--- flow/design.v ---
module reflex_core (
    input wire clk,                   
    input wire rst_n,                 
    input wire signed [15:0] z_pos,   
    input wire signed [15:0] z_vel,   
    input wire signed [15:0] kp_gain,
    input wire signed [15:0] kd_gain,
    input wire signed [15:0] vel_threshold,  
    output reg signed [15:0] u_out,   
    output reg guardian_active        
);
    reg signed [31:0] p_term;
    reg signed [31:0] d_term;
    reg signed [31:0] raw_sum;
    localparam signed [15:0] MAX_OUT = 16'd2000;   
    localparam signed [15:0] MIN_OUT = -16'd2000;  
    always @(posedge clk or negedge rst_n) begin
        if (!rst_n) begin
            u_out <= 16'd0;
            guardian_active <= 1'b0;
            p_term <= 32'd0;
            d_term <= 32'd0;
        end else begin
            if (($signed(z_vel) > $signed(vel_threshold)) || 
                ($signed(z_vel) < -$signed(vel_threshold))) begin
                guardian_active <= 1'b1;
                d_term <= z_vel * (kd_gain <<< 1); 
            end else begin
                guardian_active <= 1'b0;
                d_term <= z_vel * kd_gain;
            end
            p_term <= z_pos * kp_gain;  
            raw_sum = -(p_term + d_term); 
            if (raw_sum > MAX_OUT) 
                u_out <= MAX_OUT;
            else if (raw_sum < MIN_OUT) 
                u_out <= MIN_OUT;
            else
                u_out <= raw_sum[15:0];  
        end
    end
endmodule
--- flow/run.sh ---
#!/bin/bash
# the make line also repeats each setting of config.mk as NAME=value (left out here)
make -C /OpenROAD-flow-scripts/flow DESIGN_CONFIG=/design/flow/config.mk WORK_HOME=/design/flow/orfs CLKGATE_MAP_FILE= finish
--- flow/config.mk ---
export PLATFORM = sky130hd
export DESIGN_NAME = reflex_core
export DESIGN_NICKNAME = reflex_core
export VERILOG_FILES = /design/flow/design.v
export SDC_FILE = /design/flow/constraint.sdc
export NUM_CORES = 4
export LEC_CHECK = 0
export ABC_AREA = 1
export CAP_MARGIN = 20
export CELL_PAD_IN_SITES_DETAIL_PLACEMENT = 1
export CELL_PAD_IN_SITES_GLOBAL_PLACEMENT = 2
export CORE_ASPECT_RATIO = 1.05
export CORE_MARGIN = 3
export CORE_UTILIZATION = 40
export CTS_CLUSTER_SIZE = 25
export GPL_ROUTABILITY_DRIVEN = 1
export MAX_ROUTING_LAYER = met5
export SETUP_SLACK_MARGIN = 0.97
export SLEW_MARGIN = 35
export TNS_END_PERCENT = 100
--- flow/constraint.sdc ---
create_clock -name core_clock -period 5.22 [get_ports {clk}]
set_input_delay 1.0440 -clock core_clock [delete_from_list [all_inputs] [get_ports {clk}]]
set_output_delay 1.0440 -clock core_clock [all_outputs]
set_load 0.01 [all_outputs]
==> results of run 1 <==
[cell type report]
type / instances / area share
clock inverter: 7 / 0.00219
timing repair buffer: 764 / 0.200
sequential: 81 / 0.0515
clock buffer: 9 / 0.00572
tap: 891 / 0.0283
inverter: 1080 / 0.103
multi-input combinational: 2354 / 0.609
[what timing repair did]
action                     4_1_cts  5_1_grt
gates resized                  930      250
gates cloned                    20        0
setup buffers                  209       47
pin swaps                      421      253
setup endpoints to repair       60       59
[metrics by stage]
step           worst slack [ns]  area [sq um]
4_1_cts                  -0.969         38100
3_3_place_gp              -1.85         33400
2_1_floorplan            -0.888         29200
3_5_place_dp              -1.96         33400
6_report                 -0.982         39400
5_1_grt                   -1.17         39400
[metal layers]
layer / wire (um) / global-route usage / part of all wire / vias up
li1: - / - / - / 11700
met4: 4150 / 0.0894 / 0.041 / 0
met1: 39600 / 0.327 / 0.39 / 12900
met2: 56000 / 0.552 / 0.55 / 484
met3: 2470 / 0.0162 / 0.024 / 224
met5: 0 / 0 / 0 / -
==> impl_metrics.toml, run 1 <==
# generated from flow reports
[status]
run_status = "failed layout checks"
failing_checks = "negative setup slack"

[global_routing]
grt_antenna_before_repair = 0
via_count_of_the_first_global_routing_pass = 29600
grt_start_max_net_pins = 64
groute.usage.overall = 0.283
grt_overflow_total = 0
grt_pass1_wl_um = 159000

[worst_setup_path]
timing.critical_path.slowest_cell_delay_ns = 0.58
worstSetupPathType = "in2reg"
timing.critical_path.fanout_max = 3
regToRegStartpoint = "p_term[1]$_DFF_PN0_"
critical_path_required_ns = 5.50
cp_num_cells = 27
timing.reg2reg.worst_path_depth = 20
crit_arrival_ns = 6.48
r2r_setup_slack_ns = 1.76
critical-path-slowest-cell = "sky130_fd_sc_hd__fa_1"
reg2reg_to = "u_out[5]$_DFF_PN0_"
element_type_at_the_critical_path_end = "flop"
startpoint_type = "primary input"
crit_path_max_delay_family = "adder cells"
critical_path.n_buffers_inverters = 11
cp-startpoint = "kd_gain[10]"
critical_path.most_common_cell = "sky130_fd_sc_hd__fa_2"
timing.critical_path.to = "d_term[31]$_DFF_PN0_"

[sta]
worst_hold_slack_ns = 0.563
clock_skew_ns = 0.0158
post-route-worst-setup-slack_ns = -0.982
final-max-slew-violation-count = 0
worstMarginPinSlew_ns = 0.422
setup_viol = 46
period_used_share = 1.19
fmaxAchievable_mhz = 161
grt_setup_unrepaired = "true"
setup-tns-final_ns = -31.64
period_needed_ns = 6.20
timing.max_slew.rel_slack = 0.718
finalHoldViolCount = 0

[detailed_routing]
detail_route.drc_violations = 0
num_antenna_cells = 0
detailedRoute.firstPassIterationCount = 5
drt-total-wl_um = 102000
num_vias = 25300
drt.antenna.violating_nets = 0
via_per_inst = 4.88
detailedRoute.firstIterationViolations = 963
detail_route.wl_per_cell_um = 19.7

[clock_network]
clock_latency_ns = 0.36
cts.hold.buffers_added = 0
clock-sinks = 81
worst_setup_hold_path_clk_slew_ns = 0.07
htree_num_levels = 3
tritoncts = "yes"
clock_tree.root_cell = "sky130_fd_sc_hd__clkbuf_16"
tritoncts.num_buffers = 9
number_of_buffers_on_the_longest_clock_path = 2

[cells_and_area]
filler_cell_count = 7978
fin_util = 0.585
synthToLayoutAreaGrowth_pct = 43.5
layout.cells.non_filler = 5186
multiInputGateArea_sq_um = 24000
ff_latch_area_sq_um = 2030
nets = 5154

[floorplan]
floorplan.rows = 97
fp.dieH_um = 274
die_width_um = 262
boundaryPins = 99
floorplan.core_util = 0.407
core_box_area_sq_um = 67400
dieArea_sq_um = 71800

[synthesis]
synthesis.instances = 3640
post_synth_ao_oa_area_fraction = 0.0384
synth_largest_type_area_fraction = 0.383
synth.area.top_cells = "sky130_fd_sc_hd__fa_1 38%, sky130_fd_sc_hd__inv_1 15%, sky130_fd_sc_hd__nand2_1 13%"
synthXorXnorAreaFrac = 0.0316
yosys.stat.chipArea_sq_um = 27400
number_of_synthesis_warnings = 1
yosys.cell_count.top_type = "sky130_fd_sc_hd__inv_1"
avgSynthCellArea_sq_um = 7.54
ys_dominant_reg_cell = "sky130_fd_sc_hd__dfrtp_1"
synth.top_cells.by_count = "1,065 x sky130_fd_sc_hd__inv_1, 984 x sky130_fd_sc_hd__nand2_1, 525 x sky130_fd_sc_hd__fa_1"
fa_ha_area_frac = 0.500
synth.mux.area_fraction = 0
synth-edff-count = 0
yosysCellCount = 3640
yosys.area.top_type = "sky130_fd_sc_hd__fa_1"
synth_seq_share = 0.0739
synth.cellmix.simpleShare = 0.191
synth_cell_type_count = 43
syn_area_sq_um = 27400
syn-num-nets = 4504
postSynth.asyncResetShare = 1.00
synth_flops = 81
top_logic_kind = "adder cells"

[place]
port-buffer-count = 98
post-place-cells = 4893
detailed_place_hpwl_um = 75600
final_estimated_routing_congestion_in_global_placement = 0.880

[run]
drv.max_cap_violation_count = 0
log.warning_count = 31

[min_path]
hold_class = "in2async"
==> run 2: changes to the inputs <==
Settings changed: ABC_AREA 1 to unset, CELL_PAD_IN_SITES_DETAIL_PLACEMENT 1 to unset, CELL_PAD_IN_SITES_GLOBAL_PLACEMENT 2 to unset, CORE_ASPECT_RATIO 1.05 to unset, CORE_MARGIN 3 to 2, CORE_UTILIZATION 40 to 72, CTS_CLUSTER_SIZE 25 to unset, GPL_ROUTABILITY_DRIVEN 1 to unset, HOLD_SLACK_MARGIN set to -0.09, MAX_ROUTING_LAYER met5 to unset, SETUP_SLACK_MARGIN 0.97 to -0.37, SLEW_MARGIN 35 to 20, TNS_END_PERCENT 100 to unset.
Clock period 5.22 ns to 6.32 ns, I/O delays scaled along.
==> run 2 against run 1 <==
Net effect: the layout still fails its checks (negative setup slack); highest routed layer is now met5; clock-buffer cell count is 1 higher; first-iteration DRC count went up to 3.3 times the previous value; largest cell class unchanged.
==> impl_metrics.toml, run 2 <==
# generated from flow reports
[min_path]
worstHoldPathCells = 3
hold_class = "reg2reg"
hold-path-endpoint = "u_out[0]$_DFF_PN0_"
min-delay-start = "d_term[0]$_DFF_PN0_"

[sta]
clock_skew_ns = 0.00890
setup_viol = 33
fmaxAchievable_mhz = 127
finalHoldViolCount = 0
worst_hold_slack_ns = 0.812
worstMarginPinSlew_ns = 1.39
timing.max_slew.rel_slack = 0.0674
final-max-slew-violation-count = 0
period_used_share = 1.25
period_needed_ns = 7.89
grt_setup_unrepaired = "true"
post-route-worst-setup-slack_ns = -1.57

[floorplan]
die_width_um = 194
floorplan.rows = 69
fp.dieH_um = 194
floorplan.core_util = 0.729
boundaryPins = 99
core_box_area_sq_um = 35500
dieArea_sq_um = 37500

[synthesis]
post_synth_ao_oa_area_fraction = 0.0841
synth-edff-count = 0
yosys.stat.chipArea_sq_um = 25900
synth_largest_type_area_fraction = 0.406
synth.cellmix.simpleShare = 0.150
yosys.area.top_type = "sky130_fd_sc_hd__fa_1"
synth.area.top_cells = "sky130_fd_sc_hd__fa_1 41%, sky130_fd_sc_hd__ha_1 12%, sky130_fd_sc_hd__inv_1 10%"
synth_seq_share = 0.0783
synth.top_cells.by_count = "698 x sky130_fd_sc_hd__inv_1, 525 x sky130_fd_sc_hd__fa_1, 321 x sky130_fd_sc_hd__nand2_1"
synthesis.instances = 2869
ys_dominant_reg_cell = "sky130_fd_sc_hd__dfrtp_1"
syn_area_sq_um = 25900
synth_cell_type_count = 79
avgSynthCellArea_sq_um = 9.02
top_logic_kind = "adder cells"
synthXorXnorAreaFrac = 0.0361
syn-num-nets = 3733
fa_ha_area_frac = 0.530
yosysCellCount = 2869
number_of_synthesis_warnings = 1
postSynth.asyncResetShare = 1.00
synth.mux.area_fraction = 0.00754
synth_flops = 81
yosys.cell_count.top_type = "sky130_fd_sc_hd__inv_1"

[detailed_routing]
detailedRoute.firstIterationViolations = 3174
detail_route.wl_per_cell_um = 26.1
drt-total-wl_um = 97800
via_per_inst = 6.68
detailedRoute.firstPassIterationCount = 10
detail_route.drc_violations = 0
num_vias = 25000
drt.antenna.violating_nets = 0

[run]
drv.max_cap_violation_count = 0
log.warning_count = 31

[worst_setup_path]
critical_path_required_ns = 6.60
critical_path.most_common_cell = "sky130_fd_sc_hd__fa_1"
reg2reg_to = "u_out[4]$_DFF_PN0_"
worstSetupPathType = "in2reg"
r2r_setup_slack_ns = 1.52
regToRegStartpoint = "p_term[1]$_DFF_PN0_"
timing.critical_path.slowest_cell_delay_ns = 0.81
timing.critical_path.to = "d_term[25]$_DFF_PN0_"
crit_path_max_delay_family = "adder cells"
cp_num_cells = 21
crit_chain = "clkdlybuf4s15_1, buf_4, nand2_1, fa_1, fa_1, inv_1, fa_2, fa_1, fa_1, inv_1, fa_1, inv_1, ha_4, buf_4, a21o_1, o211ai_1, nand2_1, xor2_1, buf_4, nand2_1, o21ai_1"
cp-startpoint = "kd_gain[15]"
critical_path.n_buffers_inverters = 7
timing.critical_path.fanout_max = 4
element_type_at_the_critical_path_end = "flop"
timing.reg2reg.worst_path_depth = 15
critical-path-slowest-cell = "sky130_fd_sc_hd__o211ai_1"
startpoint_type = "primary input"
crit_arrival_ns = 8.17

[global_routing]
grt_overflow_total = 0
grtUsageMet3 = 0.0839
grt.met2_usage = 0.757
grt_pass1_wl_um = 130000
grt_antenna_before_repair = 2
via_count_of_the_first_global_routing_pass = 25800
grt_busiest_layer = "met2"
groute.usage.overall = 0.438
grt.met1_usage = 0.511
grt_start_max_net_pins = 82

[clock_network]
clock_latency_ns = 0.36
htree_num_levels = 3
tritoncts = "yes"
worst_setup_hold_path_clk_slew_ns = 0.07
number_of_buffers_on_the_longest_clock_path = 2
clock-sinks = 81
tritoncts.num_buffers = 9
clock_tree.root_cell = "sky130_fd_sc_hd__clkbuf_16"

[cells_and_area]
synthToLayoutAreaGrowth_pct = 22.7
nets = 4147
layout.cells.non_filler = 3751
fin_util = 0.895

[status]
run_status = "failed layout checks"
failing_checks = "negative setup slack"

[place]
final_estimated_routing_congestion_in_global_placement = 0.911
port-buffer-count = 98
post-place-cells = 3703
detailed_place_hpwl_um = 61300
run 2: layout make-up:
type | count | area (sq um)
tap | 461 | 577
inverter | 699 | 2620
clock buffer | 10 | 229
fill | 1460 | 3740
clock inverter | 6 | 115
antenna | 2 | 5.00
multi-input combinational | 2008 | 22000
sequential | 81 | 2030
timing repair buffer | 484 | 4140
run 2: routing by layer:
layer,wire [um],part of all wire
met1,29200,0.30
met3,13100,0.13
met4,11200,0.11
met2,44100,0.45
met5,238,0.0024
run 2: timing repair:
action / 4_1_cts / 5_1_grt
hold buffers: 0 / 0
resized: 380 / 251
cloned: 5 / 2
setup endpoints to repair: 30 / 26
pin swaps: 137 / 149
buffers inserted: 45 / 36
run 2: per-stage QoR:
| stage | setup WS [ns] | cell area (sq um) | TNS [ns] |
|---|---|---|---|
| floorplan | -0.543 | 26200 | -5.25 |
| global placement | -1.24 | 30100 | -32.38 |
| detailed placement | -1.47 | 30100 | -40.67 |
| CTS | -0.477 | 31000 | -7.43 |
| global route | -1.62 | 31700 | -24.83 |
| finish | -1.57 | 31700 | -20.72 |
==> run 3: changes to the inputs <==
Settings changed: CTS_CLUSTER_SIZE set to 34, HOLD_SLACK_MARGIN -0.09 to unset, PLACE_DENSITY_LB_ADDON set to 0.24, SETUP_SLACK_MARGIN -0.37 to unset.
Clock period 6.32 ns to 6.43 ns, I/O delays scaled along.
==> run 3 against run 2 <==
Net effect: still fails the layout checks on negative setup slack; global-route usage is 0.20 points higher; critical path type unchanged; largest cell class unchanged; die area unchanged; routed wire length grew 1.3%; clock-buffer cell count unchanged; cell area rose by 4.3%; sequential cell count did not move; core utilization is 3.9 points higher.
==> impl_metrics.toml, run 3 <==
# generated from flow reports
[status]
run_status = "failed layout checks"
failing_checks = "negative setup slack"

[synthesis]
synth.top_cells.by_count = "698 x sky130_fd_sc_hd__inv_1, 525 x sky130_fd_sc_hd__fa_1, 321 x sky130_fd_sc_hd__nand2_1"
synth_cell_type_count = 79
syn_area_sq_um = 25900
number_of_synthesis_warnings = 1
yosys.stat.chipArea_sq_um = 25900
synth.cellmix.simpleShare = 0.150
synthesis.instances = 2869
synth.mux.area_fraction = 0.00754
yosys.cell_count.top_type = "sky130_fd_sc_hd__inv_1"
synth_seq_share = 0.0783
synth_flops = 81
yosys.area.top_type = "sky130_fd_sc_hd__fa_1"
avgSynthCellArea_sq_um = 9.02
ys_dominant_reg_cell = "sky130_fd_sc_hd__dfrtp_1"
synth.area.top_cells = "sky130_fd_sc_hd__fa_1 41%, sky130_fd_sc_hd__ha_1 12%, sky130_fd_sc_hd__inv_1 10%"
synthXorXnorAreaFrac = 0.0361
postSynth.asyncResetShare = 1.00
post_synth_ao_oa_area_fraction = 0.0841
synth-edff-count = 0
syn-num-nets = 3733
fa_ha_area_frac = 0.530
synth_largest_type_area_fraction = 0.406
yosysCellCount = 2869
top_logic_kind = "adder cells"

[clock_network]
cts.hold.buffers_added = 0
worst_setup_hold_path_clk_slew_ns = 0.07
htree_num_levels = 3
number_of_buffers_on_the_longest_clock_path = 2
clock_latency_ns = 0.35
tritoncts = "yes"
tritoncts.num_buffers = 9
clock_tree.root_cell = "sky130_fd_sc_hd__clkbuf_16"
clock-sinks = 81

[worst_setup_path]
element_type_at_the_critical_path_end = "flop"
critical_path.most_common_cell = "sky130_fd_sc_hd__buf_6"
crit_path_max_delay_family = "adder cells"
timing.critical_path.slowest_cell_delay_ns = 0.91
timing.critical_path.fanout_max = 7
timing.critical_path.to = "d_term[23]$_DFF_PN0_"
reg2reg_to = "u_out[4]$_DFF_PN0_"
critical_path.n_buffers_inverters = 12
startpoint_type = "primary input"
critical_path_required_ns = 6.66
cp-startpoint = "z_vel[5]"
regToRegStartpoint = "d_term[1]$_DFF_PN0_"
worstSetupPathType = "in2reg"
cp_num_cells = 29
crit_arrival_ns = 7.97
r2r_setup_slack_ns = 1.32
critical-path-slowest-cell = "sky130_fd_sc_hd__fa_1"
timing.reg2reg.worst_path_depth = 15

[cells_and_area]
fin_util = 0.933
synthToLayoutAreaGrowth_pct = 28.0
layout.cells.non_filler = 3820
nets = 4218
design_area_sq_um = 33100

[detailed_routing]
via_per_inst = 6.68
detailedRoute.firstIterationViolations = 3488
drt-total-wl_um = 99100
num_vias = 25500
detail_route.drc_violations = 0
num_antenna_cells = 0
drt.antenna.violating_nets = 0
detailedRoute.firstPassIterationCount = 10
detail_route.wl_per_cell_um = 25.9

[sta]
setup_viol = 34
timing.max_slew.rel_slack = 0.480
worstMarginPinSlew_ns = 0.780
fmaxAchievable_mhz = 129
final-max-slew-violation-count = 0
setup-tns-final_ns = -22.46
grt_setup_unrepaired = "true"
period_used_share = 1.20
period_needed_ns = 7.74
finalHoldViolCount = 0
clock_skew_ns = 0.0147
post-route-worst-setup-slack_ns = -1.31
worst_hold_slack_ns = 0.777

[global_routing]
grt_antenna_before_repair = 5
grt_pass1_wl_um = 131000
grt_start_max_net_pins = 82
groute.usage.overall = 0.441
via_count_of_the_first_global_routing_pass = 26300
grt_overflow_total = 0

[floorplan]
core_box_area_sq_um = 35500
boundaryPins = 99
die_width_um = 194
floorplan.rows = 69
dieArea_sq_um = 37500
floorplan.core_util = 0.729
fp.dieH_um = 194

[min_path]
hold-path-endpoint = "u_out[0]$_DFF_PN0_"
hold_class = "reg2reg"
min-delay-start = "d_term[0]$_DFF_PN0_"
worstHoldPathCells = 3

[place]
post_dp_cell_area_sq_um = 30100
detailed_place_hpwl_um = 55000
preCtsSetupSlack_ns = -1.48
post-place-cells = 3677
final_estimated_routing_congestion_in_global_placement = 0.892
port-buffer-count = 98

[run]
drv.max_cap_violation_count = 0
log.warning_count = 29
[run 3: area by class of cell]
cell class	count	area (sq um)
multi-input cells	2008	22500
repair buffers	555	5090
clock buffers	10	239
well taps	461	577
inverters	699	2630
clock inverters	6	48.8
flip-flops and latches	81	2030
fillers	1134	2370
[run 3: repair_timing]
item                       CTS  global route
pin swaps                  214           171
cloned                      14             0
buffers inserted            78            49
gates resized              516           243
setup endpoints to repair   36            34
[run 3: per-layer routing]
layer,part of all wire,vias up,global-route usage
met1,0.30,12100,0.526
met5,0.00022,-,0.00255
met2,0.45,2581,0.751
li1,-,9722,-
met4,0.11,4,0.237
met3,0.13,1148,0.0927
==> run 4: changes to the inputs <==
Settings changed: ABC_AREA set to 1, CORE_ASPECT_RATIO set to 1.31, CORE_MARGIN 2 to 10, CORE_UTILIZATION 72 to 40, CTS_CLUSTER_DIAMETER set to 269, CTS_CLUSTER_SIZE 34 to 98, HOLD_SLACK_MARGIN set to 0.15, MAX_ROUTING_LAYER set to met4, MIN_ROUTING_LAYER set to met1, PLACE_DENSITY_LB_ADDON 0.24 to 0.3, SETUP_SLACK_MARGIN set to -0.39, SLEW_MARGIN 20 to 10.
Clock period 6.43 ns to 7.92 ns, I/O delays scaled along.
==> run 4 against run 3 <==
Net effect: the run now finishes clean; cell area down 8.1%; die area up 110%; via count down 15%; register-to-register slack better by 3.3 ns; synthesized area up 6.0%; non-clock buffer count down 334; final cell count up 21%; worst hold slack worse by 0.013 ns; core utilization down 48 points; setup slack better by 1.8 ns.
==> impl_metrics.toml, run 4 <==
# generated from flow reports
[status]
run_status = "finished clean"

[clock_network]
postCtsSetupRepairBufs = 0
tritoncts.num_buffers = 9
post_cts_resized = 0
tritoncts = "yes"
number_of_buffers_on_the_longest_clock_path = 2
clock-sinks = 81
htree_num_levels = 3
cts.hold.buffers_added = 0
worst_setup_hold_path_clk_slew_ns = 0.08
clock_latency_ns = 0.37
clock_tree.root_cell = "sky130_fd_sc_hd__clkbuf_16"

[sta]
final-max-slew-violation-count = 0
timing.max_slew.rel_slack = 0.381
setup-tns-final_ns = 0
period_used_share = 0.936
setup_viol = 0
fmaxAchievable_mhz = 135
worst_hold_slack_ns = 0.764
period_needed_ns = 7.41
grt_setup_unrepaired = "false"
clock_skew_ns = 0.0214
worstMarginPinSlew_ns = 0.927
finalHoldViolCount = 0

[synthesis]
synth.top_cells.by_count = "1,065 x sky130_fd_sc_hd__inv_1, 984 x sky130_fd_sc_hd__nand2_1, 525 x sky130_fd_sc_hd__fa_1"
avgSynthCellArea_sq_um = 7.54
synth.mux.area_fraction = 0
synth_largest_type_area_fraction = 0.383
syn_area_sq_um = 27400
yosys.stat.chipArea_sq_um = 27400
synth_flops = 81
synth.area.top_cells = "sky130_fd_sc_hd__fa_1 38%, sky130_fd_sc_hd__inv_1 15%, sky130_fd_sc_hd__nand2_1 13%"
yosys.area.top_type = "sky130_fd_sc_hd__fa_1"
post_synth_ao_oa_area_fraction = 0.0384
synthesis.instances = 3640
ys_dominant_reg_cell = "sky130_fd_sc_hd__dfrtp_1"
synth-edff-count = 0
synth_cell_type_count = 43
synthXorXnorAreaFrac = 0.0316
postSynth.asyncResetShare = 1.00
yosys.cell_count.top_type = "sky130_fd_sc_hd__inv_1"
synth_seq_share = 0.0739
top_logic_kind = "adder cells"
syn-num-nets = 4504
fa_ha_area_frac = 0.500
synth.cellmix.simpleShare = 0.191
number_of_synthesis_warnings = 1
yosysCellCount = 3640

[detailed_routing]
drt.antenna.violating_nets = 0
detailedRoute.firstPassIterationCount = 5
via_per_inst = 4.65
detailedRoute.firstIterationViolations = 976
detail_route.drc_violations = 0
num_vias = 21600
drt-total-wl_um = 67600
detail_route.wl_per_cell_um = 14.6
num_antenna_cells = 0

[worst_setup_path]
reg2reg_to = "u_out[5]$_DFF_PN0_"
regToRegStartpoint = "p_term[1]$_DFF_PN0_"
crit_path_max_delay_family = "adder cells"
startpoint_type = "primary input"
timing.reg2reg.worst_path_depth = 20
timing.critical_path.slowest_cell_delay_ns = 0.78
critical_path_required_ns = 8.21
cp-startpoint = "kd_gain[11]"
cp_num_cells = 22
worstSetupPathType = "in2reg"
timing.critical_path.fanout_max = 11
element_type_at_the_critical_path_end = "flop"
critical_path.n_buffers_inverters = 6
critical_path.most_common_cell = "sky130_fd_sc_hd__fa_1"
r2r_setup_slack_ns = 4.67
crit_arrival_ns = 7.71
critical-path-slowest-cell = "sky130_fd_sc_hd__clkdlybuf4s50_1"
crit_chain = "clkdlybuf4s50_1, buf_4, nand2_1, fa_1, inv_1, fa_1, fa_1, fa_1, fa_1, inv_1, fa_1, inv_1, ha_1, nand2_1, nor2_1, inv_1, nor3_1, nand4_1, nand2_1, xor2_1, nand2_1, nand2_1"
timing.critical_path.to = "d_term[24]$_DFF_PN0_"

[cells_and_area]
filler_cell_count = 6896
synthToLayoutAreaGrowth_pct = 10.9
layout.cells.non_filler = 4640
fin_util = 0.449
nets = 4611

[floorplan]
fp.dieH_um = 320
dieArea_sq_um = 79600
floorplan.rows = 109
die_width_um = 249
boundaryPins = 99
floorplan.core_util = 0.405
core_box_area_sq_um = 67800

[global_routing]
groute.usage.overall = 0.183
via_count_of_the_first_global_routing_pass = 23800
grt_antenna_before_repair = 0
grt_pass1_wl_um = 117000
grt_start_max_net_pins = 82
grt_overflow_total = 0

[min_path]
hold-path-endpoint = "u_out[11]$_DFF_PN0_"
hold_class = "reg2reg"
worstHoldPathCells = 3
min-delay-start = "p_term[31]$_DFF_PN0_"

[run]
log.warning_count = 26
drv.max_cap_violation_count = 0

[place]
post-place-cells = 4623
detailed_place_hpwl_um = 60200
port-buffer-count = 98
final_estimated_routing_congestion_in_global_placement = 0.919
-- run 4: cell type report --
class                           instances  area, sq um  share of cell area
Multi-Input combinational cell       2354        20900               0.686
Inverter                             1080         4050               0.133
Timing Repair Buffer                  221         2070              0.0681
Sequential cell                        81         2030              0.0666
Tap cell                              888         1110              0.0365
Clock buffer                           10          239             0.00785
Clock inverter                          6         50.0             0.00164
-- run 4: metrics by stage --
step                      setup slack (ns)  cell area, sq um
after floorplan                      0.818             27400
after global placement               0.179             30100
after detailed placement             0.143             30100
after CTS                            0.521             30400
after global routing                 0.183             30400
final                                0.505             30400
-- run 4: metal layers --
layer  vias to the layer above  share of wire  GRT usage
met5                         -              0          -
met4                         0          0.026     0.0465
met3                       113          0.025     0.0159
met2                       339           0.54      0.346
met1                     10500           0.41      0.202
li1                      10600              -          -
==> run 5: changes to the inputs <==
Settings changed: ABC_AREA 1 to unset, CORE_ASPECT_RATIO 1.31 to unset, CORE_MARGIN 10 to 2, CORE_UTILIZATION 40 to 72, CTS_CLUSTER_DIAMETER 269 to 27, CTS_CLUSTER_SIZE 98 to unset, HOLD_SLACK_MARGIN 0.15 to unset, MAX_ROUTING_LAYER met4 to unset, MIN_ROUTING_LAYER met1 to unset, PLACE_DENSITY_LB_ADDON 0.3 to 0.24, SETUP_SLACK_MARGIN -0.39 to 1.79, SLEW_MARGIN 10 to 20.
Clock period 7.92 ns to 6.47 ns, I/O delays scaled along.
==> run 5 against run 4 <==
Net effect: the flow now stops in global routing; die area decreased by 53%; synthesized cell count decreased by 21%; synthesized area fell by 5.7%.
==> impl_metrics.toml, run 5 <==
# implementation run metrics
[clock_network]
clock-sinks = 81
clock_tree.root_cell = "sky130_fd_sc_hd__clkbuf_16"
htree_num_levels = 3
cts.hold.buffers_added = 0
number_of_buffers_on_the_longest_clock_path = 2
tritoncts.num_buffers = 9

[synthesis]
synth_largest_type_area_fraction = 0.406
ys_dominant_reg_cell = "sky130_fd_sc_hd__dfrtp_1"
post_synth_ao_oa_area_fraction = 0.0841
yosys.cell_count.top_type = "sky130_fd_sc_hd__inv_1"
top_logic_kind = "adder cells"
yosysCellCount = 2869
synthXorXnorAreaFrac = 0.0361
syn-num-nets = 3733
yosys.area.top_type = "sky130_fd_sc_hd__fa_1"
number_of_synthesis_warnings = 1
synth.top_cells.by_count = "698 x sky130_fd_sc_hd__inv_1, 525 x sky130_fd_sc_hd__fa_1, 321 x sky130_fd_sc_hd__nand2_1"
synth.cellmix.simpleShare = 0.150
synthesis.instances = 2869
synth_cell_type_count = 79
synth.mux.area_fraction = 0.00754
yosys.stat.chipArea_sq_um = 25900
synth.area.top_cells = "sky130_fd_sc_hd__fa_1 41%, sky130_fd_sc_hd__ha_1 12%, sky130_fd_sc_hd__inv_1 10%"
fa_ha_area_frac = 0.530
synth-edff-count = 0
avgSynthCellArea_sq_um = 9.02
synth_seq_share = 0.0783
postSynth.asyncResetShare = 1.00
synth_flops = 81
syn_area_sq_um = 25900

[place]
post-place-cells = 3682
detailed_place_hpwl_um = 56200
final_estimated_routing_congestion_in_global_placement = 0.923
port-buffer-count = 98

[status]
run_status = "did not finish"
outcome.stop_stage = "global routing"
first_err = "[ERROR GRT-0232] Routing congestion too high. Check the congestion heatmap in the GUI."

[global_routing]
grt_overflow_total = 477
groute.usage.overall = 0.876

[floorplan]
floorplan.rows = 69
floorplan.core_util = 0.729
boundaryPins = 99
core_box_area_sq_um = 35500
dieArea_sq_um = 37500
die_width_um = 194
fp.dieH_um = 194
-- run 5: through the flow --
stage | utilization | hold slack [ns] | area (sq um) | worst slack [ns]
2_1_floorplan | - | 0.676 | 26900 | -0.424
3_3_place_gp | 0.857 | 0.750 | 30400 | -1.21
3_5_place_dp | 0.857 | 0.770 | 30400 | -1.30
4_1_cts | 0.929 | 0.789 | 33000 | -0.491
-- run 5: repair_timing --
item | CTS
setup buffers | 117
gates resized | 539
pin swaps | 258
cloned | 12
hold endpoints to repair | 0
endpoints found under the setup margin | 61
-- run 5: per-layer routing --
metal / overflow / GRT usage
met2: 275 / 1.01
met3: 5 / 0.761
met4: 187 / 0.950
met1: 6 / 0.847
met5: 4 / 0.401
==> run 6: changes to the inputs <==
Settings changed: ABC_AREA set to 0, CORE_ASPECT_RATIO set to 1.78, CORE_UTILIZATION 72 to 65, CTS_CLUSTER_DIAMETER 27 to 233, HOLD_SLACK_MARGIN set to 0.15, MAX_ROUTING_LAYER set to met4, MIN_ROUTING_LAYER set to met1, PLACE_DENSITY_LB_ADDON 0.24 to 0.22, SETUP_SLACK_MARGIN 1.79 to -0.39.
Clock period 6.47 ns to 6.71 ns, I/O delays scaled along.
==> run 6 against run 5 <==
Net effect: the layout now fails its checks (negative setup slack); synthesized area unchanged; die area is 11% higher; synthesized cell count unchanged.
==> impl_metrics.toml, run 6 <==
# generated from flow reports
[status]
run_status = "failed layout checks"
failing_checks = "negative setup slack"

[synthesis]
synth.top_cells.by_count = "698 x sky130_fd_sc_hd__inv_1, 525 x sky130_fd_sc_hd__fa_1, 321 x sky130_fd_sc_hd__nand2_1"
synth_cell_type_count = 79
synth_flops = 81
post_synth_ao_oa_area_fraction = 0.0841
fa_ha_area_frac = 0.530
synth.cellmix.simpleShare = 0.150
yosys.area.top_type = "sky130_fd_sc_hd__fa_1"
avgSynthCellArea_sq_um = 9.02
yosys.cell_count.top_type = "sky130_fd_sc_hd__inv_1"
postSynth.asyncResetShare = 1.00
yosys.stat.chipArea_sq_um = 25900
synth_largest_type_area_fraction = 0.406
syn_area_sq_um = 25900
number_of_synthesis_warnings = 1
ys_dominant_reg_cell = "sky130_fd_sc_hd__dfrtp_1"
synth.mux.area_fraction = 0.00754
synth_seq_share = 0.0783
synthesis.instances = 2869
synthXorXnorAreaFrac = 0.0361
top_logic_kind = "adder cells"
syn-num-nets = 3733
yosysCellCount = 2869
synth-edff-count = 0
synth.area.top_cells = "sky130_fd_sc_hd__fa_1 41%, sky130_fd_sc_hd__ha_1 12%, sky130_fd_sc_hd__inv_1 10%"

[floorplan]
core_box_area_sq_um = 39300
floorplan.rows = 97
floorplan.core_util = 0.658
boundaryPins = 99
fp.dieH_um = 270
dieArea_sq_um = 41500
die_width_um = 154

[worst_setup_path]
startpoint_type = "primary input"
critical_path.most_common_cell = "sky130_fd_sc_hd__fa_1"
crit_chain = "clkbuf_4, and2_4, fa_1, inv_2, fa_1, fa_2, inv_1, fa_1, fa_1, inv_2, fa_1, inv_2, ha_4, nand4_1, nor2_2, nand3_2, a21oi_4, o211ai_1, buf_4, a311oi_4, a41oi_2, mux2i_1, o221ai_1, and3_1"
cp-startpoint = "z_vel[6]"
critical_path.n_buffers_inverters = 6
element_type_at_the_critical_path_end = "flop"
cp_num_cells = 24
crit_path_max_delay_family = "adder cells"
timing.critical_path.fanout_max = 6
worstSetupPathType = "in2reg"
crit_arrival_ns = 7.32
timing.critical_path.to = "d_term[31]$_DFF_PN0_"
regToRegStartpoint = "d_term[1]$_DFF_PN0_"
critical_path_required_ns = 6.96
reg2reg_to = "u_out[4]$_DFF_PN0_"
r2r_setup_slack_ns = 1.79
timing.critical_path.slowest_cell_delay_ns = 0.57
critical-path-slowest-cell = "sky130_fd_sc_hd__fa_2"
timing.reg2reg.worst_path_depth = 15

[sta]
timing.max_slew.rel_slack = 0.502
period_needed_ns = 7.06
final-max-slew-violation-count = 0
finalHoldViolCount = 0
fmaxAchievable_mhz = 142
worstMarginPinSlew_ns = 0.740
setup-tns-final_ns = -3.76
grt_setup_unrepaired = "true"
post-route-worst-setup-slack_ns = -0.352
period_used_share = 1.05
clock_skew_ns = 0.00900
setup_viol = 24

[cells_and_area]
design_area_sq_um = 30900
synthToLayoutAreaGrowth_pct = 19.3
layout.cells.non_filler = 3752
nets = 4116

[detailed_routing]
drt-total-wl_um = 69400
drt.antenna.violating_nets = 0
via_per_inst = 5.62
detailedRoute.firstIterationViolations = 830
detail_route.drc_violations = 0
detail_route.wl_per_cell_um = 18.5
num_vias = 21100
detailedRoute.firstPassIterationCount = 5
num_antenna_cells = 0

[global_routing]
grt_antenna_before_repair = 0
grt_overflow_total = 0
via_count_of_the_first_global_routing_pass = 24800
grt_pass1_wl_um = 116000
groute.usage.overall = 0.360
grt_start_max_net_pins = 82

[clock_network]
tritoncts.num_buffers = 9
number_of_buffers_on_the_longest_clock_path = 2
htree_num_levels = 3
cts.hold.buffers_added = 0
tritoncts = "yes"
worst_setup_hold_path_clk_slew_ns = 0.07
clock-sinks = 81
clock_tree.root_cell = "sky130_fd_sc_hd__clkbuf_16"
clock_latency_ns = 0.36

[run]
log.warning_count = 27
drv.max_cap_violation_count = 0

[min_path]
min-delay-start = "p_term[0]$_DFF_PN0_"
hold-path-endpoint = "u_out[0]$_DFF_PN0_"
hold_class = "reg2reg"
worstHoldPathCells = 3

[place]
detailed_place_hpwl_um = 58800
post_dp_cell_area_sq_um = 29900
port-buffer-count = 98
post-place-cells = 3720
final_estimated_routing_congestion_in_global_placement = 1.00
==> run 6: routing by layer <==
| layer | track usage | vias up | share of wire |
|---|---|---|---|
| met1 | 0.330 | 10600 | 0.32 |
| met2 | 0.703 | 633 | 0.58 |
| met3 | 0.0257 | 327 | 0.028 |
| met4 | 0.221 | 0 | 0.078 |
| li1 | - | 9506 | - |
| met5 | - | - | 0 |
==> run 6: cell type report <==
type | instances | area (sq um)
Multi-Input combinational cell | 2008 | 21500
Fill cell | 2567 | 8440
Timing Repair Buffer | 453 | 3790
Inverter | 699 | 2630
Sequential cell | 81 | 2030
Tap cell | 495 | 619
Clock buffer | 9 | 225
Clock inverter | 7 | 68.8
==> run 6: repair_timing <==
| item | in CTS | in global routing |
|---|---|---|
| gates cloned | 4 | 2 |
| setup buffers | 34 | 13 |
| resized | 180 | 158 |
| endpoints found under the setup margin | 24 | 25 |
| pin swaps | 66 | 99 |
==> run 6: metrics by stage <==
step	utilization	hold WS [ns]	worst slack, ns
finish	0.785	0.763	-0.352
detailed placement	0.760	0.746	-1.32
floorplan	-	0.676	-0.386
global route	0.785	0.837	-0.576
CTS	0.779	0.771	-0.385
global placement	0.760	0.720	-1.20
==> run 7: changes to the inputs <==
Settings changed: CAP_MARGIN 20 to 30, CELL_PAD_IN_SITES_DETAIL_PLACEMENT set to 0, CORE_ASPECT_RATIO 1.78 to unset, CORE_MARGIN 2 to 10, CORE_UTILIZATION 65 to 19, CTS_CLUSTER_DIAMETER 233 to unset, CTS_CLUSTER_SIZE set to 33, GPL_TIMING_DRIVEN set to 0, HOLD_SLACK_MARGIN 0.15 to unset, MIN_ROUTING_LAYER met1 to unset, PLACE_DENSITY_LB_ADDON 0.22 to unset, SETUP_SLACK_MARGIN -0.39 to 1.94.
Clock period 6.71 ns to 8.96 ns, I/O delays scaled along.
==> run 7 against run 6 <==
Net effect: synthesized cell count did not move; critical path type unchanged; die area rose to 3.6 times the previous value; clock-buffer cell count rose by 3; largest cell class unchanged; core utilization fell by 55 points; via count fell by 5.2%; first-iteration DRC count rose by 20%; now clean on timing, DRC and antenna; synthesized area did not move; sequential share of layout area fell by 0.32 points; register-to-register slack improved by 2.2 ns; worst hold slack improved by 0.10 ns; global-route usage fell by 26 points.
==> impl_metrics.toml, run 7 <==
# generated from flow reports
[status]
run_status = "finished clean"

[min_path]
hold_class = "reg2reg"
min-delay-start = "d_term[0]$_DFF_PN0_"
hold-path-endpoint = "u_out[0]$_DFF_PN0_"
worstHoldPathCells = 3

[place]
final_estimated_routing_congestion_in_global_placement = 0.882
post_dp_cell_area_sq_um = 29700
detailed_place_hpwl_um = 59500
port-buffer-count = 98
post-place-cells = 4749
preCtsSetupSlack_ns = 0.0844

[global_routing]
grt_start_max_net_pins = 49
grt_pass1_wl_um = 115000
grt_overflow_total = 0
groute.usage.overall = 0.0966
via_count_of_the_first_global_routing_pass = 21600
grt_antenna_before_repair = 6

[worst_setup_path]
reg2reg_to = "u_out[1]$_DFF_PN0_"
critical_path.n_buffers_inverters = 8
r2r_setup_slack_ns = 3.94
timing.reg2reg.worst_path_depth = 15
regToRegStartpoint = "d_term[1]$_DFF_PN0_"
critical_path_required_ns = 9.19
timing.critical_path.slowest_cell_delay_ns = 0.58
crit_path_max_delay_family = "adder cells"
critical_path.most_common_cell = "sky130_fd_sc_hd__fa_1"
worstSetupPathType = "in2reg"
timing.critical_path.fanout_max = 6
cp-startpoint = "kd_gain[4]"
timing.critical_path.to = "d_term[31]$_DFF_PN0_"
element_type_at_the_critical_path_end = "flop"
startpoint_type = "primary input"
crit_arrival_ns = 7.63
critical-path-slowest-cell = "sky130_fd_sc_hd__fa_2"
cp_num_cells = 26

[synthesis]
synth_flops = 81
synthesis.instances = 2869
syn_area_sq_um = 25900
synth.area.top_cells = "sky130_fd_sc_hd__fa_1 41%, sky130_fd_sc_hd__ha_1 12%, sky130_fd_sc_hd__inv_1 10%"
yosysCellCount = 2869
synth.mux.area_fraction = 0.00754
ys_dominant_reg_cell = "sky130_fd_sc_hd__dfrtp_1"
post_synth_ao_oa_area_fraction = 0.0841
synth_seq_share = 0.0783
synth.top_cells.by_count = "698 x sky130_fd_sc_hd__inv_1, 525 x sky130_fd_sc_hd__fa_1, 321 x sky130_fd_sc_hd__nand2_1"
yosys.area.top_type = "sky130_fd_sc_hd__fa_1"
avgSynthCellArea_sq_um = 9.02
postSynth.asyncResetShare = 1.00
synth_largest_type_area_fraction = 0.406
yosys.cell_count.top_type = "sky130_fd_sc_hd__inv_1"
top_logic_kind = "adder cells"
number_of_synthesis_warnings = 1
fa_ha_area_frac = 0.530
syn-num-nets = 3733
synth_cell_type_count = 79
yosys.stat.chipArea_sq_um = 25900
synth-edff-count = 0
synthXorXnorAreaFrac = 0.0361
synth.cellmix.simpleShare = 0.150

[detailed_routing]
detailedRoute.firstIterationViolations = 993
via_per_inst = 4.08
detail_route.wl_per_cell_um = 14.5
drt.antenna.violating_nets = 0
detail_route.drc_violations = 0
detailedRoute.firstPassIterationCount = 6
num_vias = 20000
drt-total-wl_um = 71100

[clock_network]
tritoncts.num_buffers = 9
number_of_buffers_on_the_longest_clock_path = 2
htree_num_levels = 3
clock_latency_ns = 0.36
tritoncts = "yes"
worst_setup_hold_path_clk_slew_ns = 0.06
clock_tree.root_cell = "sky130_fd_sc_hd__clkbuf_16"
clock-sinks = 81

[floorplan]
floorplan.core_util = 0.191
core_box_area_sq_um = 135000
boundaryPins = 99
floorplan.rows = 135
die_width_um = 389
fp.dieH_um = 389
dieArea_sq_um = 151000

[sta]
timing.max_slew.rel_slack = 0.517
clock_skew_ns = 0.00919
worst_hold_slack_ns = 0.864
final-max-slew-violation-count = 0
grt_setup_unrepaired = "true"
period_needed_ns = 7.40
setup-tns-final_ns = 0
finalHoldViolCount = 0
period_used_share = 0.826
fmaxAchievable_mhz = 135
setup_viol = 0
post-route-worst-setup-slack_ns = 1.56
worstMarginPinSlew_ns = 0.725

[cells_and_area]
nets = 3962
synthToLayoutAreaGrowth_pct = 25.5
design_area_sq_um = 32500
filler_cell_count = 14600
layout.cells.non_filler = 4890
fin_util = 0.240

[run]
log.warning_count = 29
drv.max_cap_violation_count = 0
run 7: cell type report:
class	instances	area (sq um)	area share
Inverter	699	2630	0.0809
Buffer	81	1270	0.0390
Clock buffer	12	267	0.00821
Antenna cell	6	15.0	0.000462
Timing Repair Buffer	218	2090	0.0644
Clock inverter	4	48.8	0.00150
Multi-Input combinational cell	2008	21900	0.675
Sequential cell	81	2030	0.0624
Tap cell	1781	2230	0.0686
run 7: metal layers:
layer  track usage  up-vias  share of wire
met1         0.114    10200           0.40
met5             -        -              0
li1              -     9214              -
met3        0.0182       92          0.057
met2         0.170      470           0.52
met4        0.0212        0          0.022
run 7: what timing repair did:
action	CTS	global route
endpoints found under the hold margin	0	0
gates cloned	7	4
resized	620	145
setup buffers	78	30
hold buffers	0	0
pin swaps	104	85
endpoints found under the setup margin	38	27
==> run 8: changes to the inputs <==
Settings changed: ABC_AREA 0 to unset, CAP_MARGIN 30 to 20, CELL_PAD_IN_SITES_DETAIL_PLACEMENT 0 to unset, CORE_MARGIN 10 to 2, CORE_UTILIZATION 19 to 72, CTS_CLUSTER_SIZE 33 to unset, GPL_TIMING_DRIVEN 0 to unset, MAX_ROUTING_LAYER met4 to unset, PLACE_DENSITY set to 0.95, SETUP_SLACK_MARGIN 1.94 to unset.
Clock period 8.96 ns to 6.82 ns, I/O delays scaled along.
==> run 8 against run 7 <==
Net effect: the flow now stops in global routing; synthesized cell count unchanged; synthesized area unchanged; die area down 75%.
==> impl_metrics.toml, run 8 <==
# implementation run metrics
[synthesis]
synth_flops = 81
synth.cellmix.simpleShare = 0.150
synth_seq_share = 0.0783
yosys.cell_count.top_type = "sky130_fd_sc_hd__inv_1"
synthXorXnorAreaFrac = 0.0361
fa_ha_area_frac = 0.530
top_logic_kind = "adder cells"
synth_largest_type_area_fraction = 0.406
synth.top_cells.by_count = "698 x sky130_fd_sc_hd__inv_1, 525 x sky130_fd_sc_hd__fa_1, 321 x sky130_fd_sc_hd__nand2_1"
synthesis.instances = 2869
postSynth.asyncResetShare = 1.00
number_of_synthesis_warnings = 1
synth_cell_type_count = 79
avgSynthCellArea_sq_um = 9.02
yosysCellCount = 2869
synth.mux.area_fraction = 0.00754
syn_area_sq_um = 25900
ys_dominant_reg_cell = "sky130_fd_sc_hd__dfrtp_1"
synth-edff-count = 0
yosys.stat.chipArea_sq_um = 25900
yosys.area.top_type = "sky130_fd_sc_hd__fa_1"
post_synth_ao_oa_area_fraction = 0.0841
syn-num-nets = 3733
synth.area.top_cells = "sky130_fd_sc_hd__fa_1 41%, sky130_fd_sc_hd__ha_1 12%, sky130_fd_sc_hd__inv_1 10%"

[place]
port-buffer-count = 98
final_estimated_routing_congestion_in_global_placement = 0.971
post-place-cells = 3662
detailed_place_hpwl_um = 66800
preCtsSetupSlack_ns = -1.34

[clock_network]
htree_num_levels = 3
clock_tree.root_cell = "sky130_fd_sc_hd__clkbuf_16"
tritoncts.num_buffers = 9
clock-sinks = 81
number_of_buffers_on_the_longest_clock_path = 2

[floorplan]
floorplan.core_util = 0.729
core_box_area_sq_um = 35500
dieArea_sq_um = 37500
boundaryPins = 99
floorplan.rows = 69
fp.dieH_um = 194
die_width_um = 194

[status]
first_err = "[ERROR GRT-0116] Global routing finished with congestion. Check the congestion regions in the DRC Viewer."
outcome.stop_stage = "global routing"
run_status = "did not finish"

[global_routing]
grt_overflow_total = 523
groute.usage.overall = 0.878
[run 8: stage by stage]
step                      cell area (sq um)  utilization  hold WS (ns)
after floorplan                       26200            -         0.676
after global placement                29800        0.839         0.729
after detailed placement              29800        0.839         0.781
after CTS                             31700        0.893         0.784
[run 8: metal layers]
metal  global-route usage  GRT overflow
met5                0.596             3
met2                0.990           302
met1                0.855            44
met3                0.803            22
met4                0.874           152
[run 8: what timing repair did]
action / 4_1_cts
pin swaps: 179
endpoints found under the setup margin: 36
endpoints found under the hold margin: 0
cloned: 7
buffers inserted: 87
hold buffers: 0
gates resized: 463
==> run 9: changes to the inputs <==
Clock period 6.82 ns to 6.79 ns, I/O delays scaled along.
==> run 9 against run 8 <==
Net effect: synthesized area stayed put; the flow again stops in global routing; die area did not move; synthesized cell count is the same.
==> impl_metrics.toml, run 9 <==
# implementation run metrics
[status]
run_status = "did not finish"
outcome.stop_stage = "global routing"
first_err = "[ERROR GRT-0116] Global routing finished with congestion. Check the congestion regions in the DRC Viewer."

[synthesis]
ys_dominant_reg_cell = "sky130_fd_sc_hd__dfrtp_1"
top_logic_kind = "adder cells"
synth_flops = 81
synth_cell_type_count = 79
number_of_synthesis_warnings = 1
syn_area_sq_um = 25900
post_synth_ao_oa_area_fraction = 0.0841
yosys.area.top_type = "sky130_fd_sc_hd__fa_1"
yosys.stat.chipArea_sq_um = 25900
synth.area.top_cells = "sky130_fd_sc_hd__fa_1 41%, sky130_fd_sc_hd__ha_1 12%, sky130_fd_sc_hd__inv_1 10%"
synth-edff-count = 0
syn-num-nets = 3733
postSynth.asyncResetShare = 1.00
avgSynthCellArea_sq_um = 9.02
synth_largest_type_area_fraction = 0.406
yosysCellCount = 2869
yosys.cell_count.top_type = "sky130_fd_sc_hd__inv_1"
synth_seq_share = 0.0783
synth.top_cells.by_count = "698 x sky130_fd_sc_hd__inv_1, 525 x sky130_fd_sc_hd__fa_1, 321 x sky130_fd_sc_hd__nand2_1"
synthXorXnorAreaFrac = 0.0361
synth.mux.area_fraction = 0.00754
fa_ha_area_frac = 0.530
synth.cellmix.simpleShare = 0.150
synthesis.instances = 2869

[global_routing]
grt_overflow_total = 1709
groute.usage.overall = 0.964

[clock_network]
htree_num_levels = 3
clock-sinks = 81
clock_tree.root_cell = "sky130_fd_sc_hd__clkbuf_16"
cts.hold.buffers_added = 0
tritoncts.num_buffers = 9
number_of_buffers_on_the_longest_clock_path = 2

[floorplan]
floorplan.core_util = 0.729
die_width_um = 194
fp.dieH_um = 194
boundaryPins = 99
floorplan.rows = 69
dieArea_sq_um = 37500
core_box_area_sq_um = 35500

[place]
port-buffer-count = 98
detailed_place_hpwl_um = 69500
final_estimated_routing_congestion_in_global_placement = 0.961
preCtsSetupSlack_ns = -1.23
post-place-cells = 3666
==> run 9: timing repair <==
action | in CTS
pin swaps | 215
setup endpoints to repair | 40
setup buffers | 99
resized | 516
gates cloned | 8
==> run 9: stage by stage <==
step / utilization / cell area (sq um)
after CTS: 0.908 / 32200
after detailed placement: 0.841 / 29800
after floorplan: - / 26200
after global placement: 0.841 / 29800
==> run 9: metal layers <==
| layer | GRT overflow | global-route usage |
|---|---|---|
| met5 | 9 | 0.716 |
| met4 | 456 | 0.995 |
| met3 | 89 | 0.876 |
| met2 | 1017 | 1.09 |
| met1 | 138 | 0.918 |
==> run 10: changes to the inputs <==
Settings changed: ABC_AREA set to 1, CTS_CLUSTER_DIAMETER set to 352, CTS_CLUSTER_SIZE set to 99, PLACE_DENSITY 0.95 to 0.41.
Clock period 6.79 ns to 6.72 ns, I/O delays scaled along.
==> run 10 against run 9 <==
Net effect: synthesized area increased by 6.0%; synthesized cell count increased by 27%; die area increased by 5.9%; now fails the layout checks on negative setup slack.
==> impl_metrics.toml, run 10 <==
# generated from flow reports
[status]
run_status = "failed layout checks"
failing_checks = "negative setup slack"

[floorplan]
floorplan.core_util = 0.730
floorplan.rows = 71
core_box_area_sq_um = 37600
die_width_um = 199
boundaryPins = 99
fp.dieH_um = 199
dieArea_sq_um = 39700

[worst_setup_path]
worstSetupPathType = "in2reg"
startpoint_type = "primary input"
reg2reg_to = "u_out[5]$_DFF_PN0_"
timing.critical_path.slowest_cell_delay_ns = 1.04
crit_arrival_ns = 8.42
timing.critical_path.to = "p_term[29]$_DFF_PN0_"
critical_path.most_common_cell = "sky130_fd_sc_hd__fa_1"
regToRegStartpoint = "p_term[22]$_DFF_PN0_"
cp_num_cells = 22
r2r_setup_slack_ns = 3.08
timing.critical_path.fanout_max = 7
critical_path_required_ns = 6.98
timing.reg2reg.worst_path_depth = 21
cp-startpoint = "z_pos[6]"
critical-path-slowest-cell = "sky130_fd_sc_hd__fa_1"
critical_path.n_buffers_inverters = 6
element_type_at_the_critical_path_end = "flop"
crit_path_max_delay_family = "adder cells"
crit_chain = "dlygate4sd2_1, buf_4, nand2_1, inv_1, fa_1, fa_1, fa_1, fa_1, fa_1, inv_1, fa_1, inv_1, ha_4, nand2_1, nor4_2, buf_4, nand3_1, nand3_2, nand2_1, nand2_2, a31oi_2, xnor2_1"

[detailed_routing]
drt-total-wl_um = 113000
detailedRoute.firstIterationViolations = 4957
detailedRoute.firstPassIterationCount = 15
detail_route.drc_violations = 0
detail_route.wl_per_cell_um = 24.7
num_vias = 28900
via_per_inst = 6.32
drt.antenna.violating_nets = 0

[global_routing]
grt_busiest_layer = "met2"
groute.usage.overall = 0.456
grt.met2_usage = 0.778
grt_antenna_before_repair = 14
grt.met1_usage = 0.484
grt_overflow_total = 0
grt_start_max_net_pins = 82
via_count_of_the_first_global_routing_pass = 28500
grt_pass1_wl_um = 139000
grtUsageMet3 = 0.119

[cells_and_area]
fin_util = 0.895
nets = 4900
synthToLayoutAreaGrowth_pct = 22.6
multiInputGateArea_sq_um = 22000
filler_cell_count = 1627
ff_latch_area_sq_um = 2030

[clock_network]
clock_tree.root_cell = "sky130_fd_sc_hd__clkbuf_16"
tritoncts.num_buffers = 9
number_of_buffers_on_the_longest_clock_path = 2
clock-sinks = 81
worst_setup_hold_path_clk_slew_ns = 0.07
cts.hold.buffers_added = 0
htree_num_levels = 3
clock_latency_ns = 0.37
tritoncts = "yes"

[synthesis]
synth.area.top_cells = "sky130_fd_sc_hd__fa_1 38%, sky130_fd_sc_hd__inv_1 15%, sky130_fd_sc_hd__nand2_1 13%"
fa_ha_area_frac = 0.500
synth_cell_type_count = 43
postSynth.asyncResetShare = 1.00
syn_area_sq_um = 27400
avgSynthCellArea_sq_um = 7.54
synth_largest_type_area_fraction = 0.383
synth.top_cells.by_count = "1,065 x sky130_fd_sc_hd__inv_1, 984 x sky130_fd_sc_hd__nand2_1, 525 x sky130_fd_sc_hd__fa_1"
synth-edff-count = 0
synthesis.instances = 3640
yosys.area.top_type = "sky130_fd_sc_hd__fa_1"
yosysCellCount = 3640
ys_dominant_reg_cell = "sky130_fd_sc_hd__dfrtp_1"
synth_flops = 81
post_synth_ao_oa_area_fraction = 0.0384
synth.cellmix.simpleShare = 0.191
top_logic_kind = "adder cells"
synth_seq_share = 0.0739
syn-num-nets = 4504
yosys.stat.chipArea_sq_um = 27400
synthXorXnorAreaFrac = 0.0316
number_of_synthesis_warnings = 1
synth.mux.area_fraction = 0
yosys.cell_count.top_type = "sky130_fd_sc_hd__inv_1"

[min_path]
hold-path-endpoint = "u_out[13]$_DFF_PN0_"
hold_class = "reg2reg"
worstHoldPathCells = 3
min-delay-start = "p_term[31]$_DFF_PN0_"

[place]
detailed_place_hpwl_um = 68200
final_estimated_routing_congestion_in_global_placement = 0.987
port-buffer-count = 98

[sta]
finalHoldViolCount = 0
post-route-worst-setup-slack_ns = -1.44
fmaxAchievable_mhz = 123
period_used_share = 1.21
clock_skew_ns = 0.0136
final-max-slew-violation-count = 0
period_needed_ns = 8.16
worstMarginPinSlew_ns = 0.950
setup_viol = 36
timing.max_slew.rel_slack = 0.366

[run]
drv.max_cap_violation_count = 0
log.warning_count = 30
-- run 10: what timing repair did --
item / 4_1_cts / 5_1_grt
gates cloned: 4 / 8
gates resized: 134 / 331
setup buffers: 23 / 37
endpoints found under the hold margin: 0 / 0
pin swaps: 68 / 181
setup endpoints to repair: 30 / 40
-- run 10: area by class of cell --
class,instances,share of cell area
Clock inverter,6,0.00156
Timing Repair Buffer,510,0.135
Multi-Input combinational cell,2354,0.655
Inverter,1080,0.121
Clock buffer,10,0.00681
Tap cell,511,0.0190
Sequential cell,81,0.0603
Antenna cell,11,0.000818
-- run 10: through the flow --
| stage | area, sq um | setup WS [ns] | hold WS, ns | cells | setup TNS [ns] |
|---|---|---|---|---|---|
| floorplan | 27500 | 0.00553 | 0.638 | 3640 | 0 |
| global placement | 31400 | -0.707 | 0.692 | 4465 | -12.84 |
| detailed placement | 31400 | -0.810 | 0.729 | 4465 | -18.32 |
| CTS | 32400 | 0.000727 | 0.738 | 4508 | 0 |
| global route | 33600 | -1.59 | 0.763 | 4556 | -19.29 |
| finish | 33600 | -1.44 | 0.744 | 4563 | -15.34 |
-- run 10: layer usage --
layer,vias to the layer above,wire length [um]
met5,-,679
met4,30,14300
met3,1452,16900
met2,2939,48100
met1,13200,32700
li1,11200,-
==> run 11: changes to the inputs <==
Settings changed: ABC_AREA 1 to unset, CORE_ASPECT_RATIO set to 0.5, CORE_MARGIN 2 to 8, CORE_UTILIZATION 72 to 69, CTS_CLUSTER_DIAMETER 352 to 214, CTS_CLUSTER_SIZE 99 to 100, HOLD_SLACK_MARGIN set to -0.08, PLACE_DENSITY 0.41 to unset, PLACE_DENSITY_LB_ADDON set to 0.29, SETUP_SLACK_MARGIN set to -0.78, SLEW_MARGIN 20 to 0, TNS_END_PERCENT set to 35.
Clock period 6.72 ns to 8.0 ns, I/O delays scaled along.
==> run 11 against run 10 <==
Net effect: now clean on timing, DRC and antenna; non-clock buffer count down 236; global-route usage down 17 points; clock skew down 0.0069 ns; first-iteration DRC count down 75%; largest cell class unchanged; highest routed layer is now met4.
==> impl_metrics.toml, run 11 <==
# generated from flow reports
[status]
run_status = "finished clean"

[min_path]
min-delay-start = "p_term[0]$_DFF_PN0_"
hold_class = "reg2reg"
hold-path-endpoint = "u_out[0]$_DFF_PN0_"
worstHoldPathCells = 3

[sta]
clock_skew_ns = 0.00673
period_used_share = 0.988
timing.max_slew.rel_slack = 0.554
period_needed_ns = 7.90
final-max-slew-violation-count = 0
setup_viol = 0
setup-tns-final_ns = 0
fmaxAchievable_mhz = 127
post-route-worst-setup-slack_ns = 0.0989
finalHoldViolCount = 0
worstMarginPinSlew_ns = 0.662

[global_routing]
grt_overflow_total = 0
via_count_of_the_first_global_routing_pass = 21700
grt_antenna_before_repair = 0
groute.usage.overall = 0.281
grt_pass1_wl_um = 104000
grt_start_max_net_pins = 82

[floorplan]
floorplan.core_util = 0.696
floorplan.rows = 50
core_box_area_sq_um = 37200
fp.dieH_um = 153
die_width_um = 290
boundaryPins = 99
dieArea_sq_um = 44300

[synthesis]
synth_largest_type_area_fraction = 0.406
synth_cell_type_count = 79
ys_dominant_reg_cell = "sky130_fd_sc_hd__dfrtp_1"
synth.mux.area_fraction = 0.00754
synthXorXnorAreaFrac = 0.0361
postSynth.asyncResetShare = 1.00
synth.area.top_cells = "sky130_fd_sc_hd__fa_1 41%, sky130_fd_sc_hd__ha_1 12%, sky130_fd_sc_hd__inv_1 10%"
synthesis.instances = 2869
fa_ha_area_frac = 0.530
synth.cellmix.simpleShare = 0.150
post_synth_ao_oa_area_fraction = 0.0841
synth_flops = 81
yosysCellCount = 2869
top_logic_kind = "adder cells"
synth-edff-count = 0
synth_seq_share = 0.0783
yosys.area.top_type = "sky130_fd_sc_hd__fa_1"
avgSynthCellArea_sq_um = 9.02
syn_area_sq_um = 25900
yosys.stat.chipArea_sq_um = 25900
number_of_synthesis_warnings = 1
syn-num-nets = 3733
synth.top_cells.by_count = "698 x sky130_fd_sc_hd__inv_1, 525 x sky130_fd_sc_hd__fa_1, 321 x sky130_fd_sc_hd__nand2_1"
yosys.cell_count.top_type = "sky130_fd_sc_hd__inv_1"

[worst_setup_path]
regToRegStartpoint = "d_term[1]$_DFF_PN0_"
r2r_setup_slack_ns = 3.37
critical_path_required_ns = 8.23
critical_path.n_buffers_inverters = 5
critical-path-slowest-cell = "sky130_fd_sc_hd__clkdlybuf4s50_1"
cp_num_cells = 22
timing.critical_path.slowest_cell_delay_ns = 0.67
reg2reg_to = "u_out[4]$_DFF_PN0_"
crit_chain = "clkdlybuf4s50_1, buf_4, nand2_1, fa_1, inv_1, fa_1, fa_1, fa_1, fa_1, inv_1, fa_1, inv_1, ha_1, a21oi_1, o21ai_0, a221o_1, a21oi_1, a311oi_1, a21o_1, a21oi_1, xnor2_1, mux2_2"
cp-startpoint = "z_vel[8]"
worstSetupPathType = "in2reg"
element_type_at_the_critical_path_end = "flop"
timing.critical_path.fanout_max = 10
crit_arrival_ns = 8.13
critical_path.most_common_cell = "sky130_fd_sc_hd__fa_1"
startpoint_type = "primary input"
crit_path_max_delay_family = "adder cells"
timing.reg2reg.worst_path_depth = 15
timing.critical_path.to = "d_term[29]$_DFF_PN0_"

[detailed_routing]
drt.antenna.violating_nets = 0
detail_route.drc_violations = 0
detailedRoute.firstPassIterationCount = 6
detail_route.wl_per_cell_um = 16.9
via_per_inst = 5.58
drt-total-wl_um = 60300
num_vias = 19900
num_antenna_cells = 0
detailedRoute.firstIterationViolations = 1239

[cells_and_area]
ff_latch_area_sq_um = 2030
nets = 3937
fin_util = 0.781
filler_cell_count = 2470
design_area_sq_um = 29000
synthToLayoutAreaGrowth_pct = 12.1
multiInputGateArea_sq_um = 20900

[clock_network]
tritoncts = "yes"
cts.hold.buffers_added = 0
worst_setup_hold_path_clk_slew_ns = 0.06
number_of_buffers_on_the_longest_clock_path = 2
clock_latency_ns = 0.34
clock_tree.root_cell = "sky130_fd_sc_hd__clkbuf_16"
tritoncts.num_buffers = 9
clock-sinks = 81
htree_num_levels = 3
postCtsSetupRepairBufs = 0
post_cts_resized = 0

[place]
final_estimated_routing_congestion_in_global_placement = 0.947
preCtsSetupSlack_ns = -0.172
post_dp_cell_area_sq_um = 28600
detailed_place_hpwl_um = 52600
port-buffer-count = 98

[run]
log.warning_count = 26
drv.max_cap_violation_count = 0
run 11: per-stage QoR:
| step | std cells | hold WS [ns] |
|---|---|---|
| finish | 3571 | 0.750 |
| global route | 3571 | 0.805 |
| CTS | 3570 | 0.760 |
| detailed placement | 3555 | 0.741 |
| global placement | 3555 | 0.727 |
| floorplan | 2869 | 0.676 |
run 11: layout make-up:
type | instances | share of cell area
Clock buffer | 10 | 0.00824
Clock inverter | 5 | 0.00358
Inverter | 699 | 0.0904
Tap cell | 494 | 0.0213
Sequential cell | 81 | 0.0699
Timing Repair Buffer | 274 | 0.0856
Multi-Input combinational cell | 2008 | 0.721
run 11: metal layers:
| metal | up-vias | track usage | part of all wire |
|---|---|---|---|
| met5 | - | 0 | 0 |
| met4 | 0 | 0.0727 | 0.024 |
| met3 | 123 | 0.0518 | 0.072 |
| met2 | 749 | 0.484 | 0.48 |
| met1 | 9898 | 0.368 | 0.42 |
| li1 | 9160 | - | - |
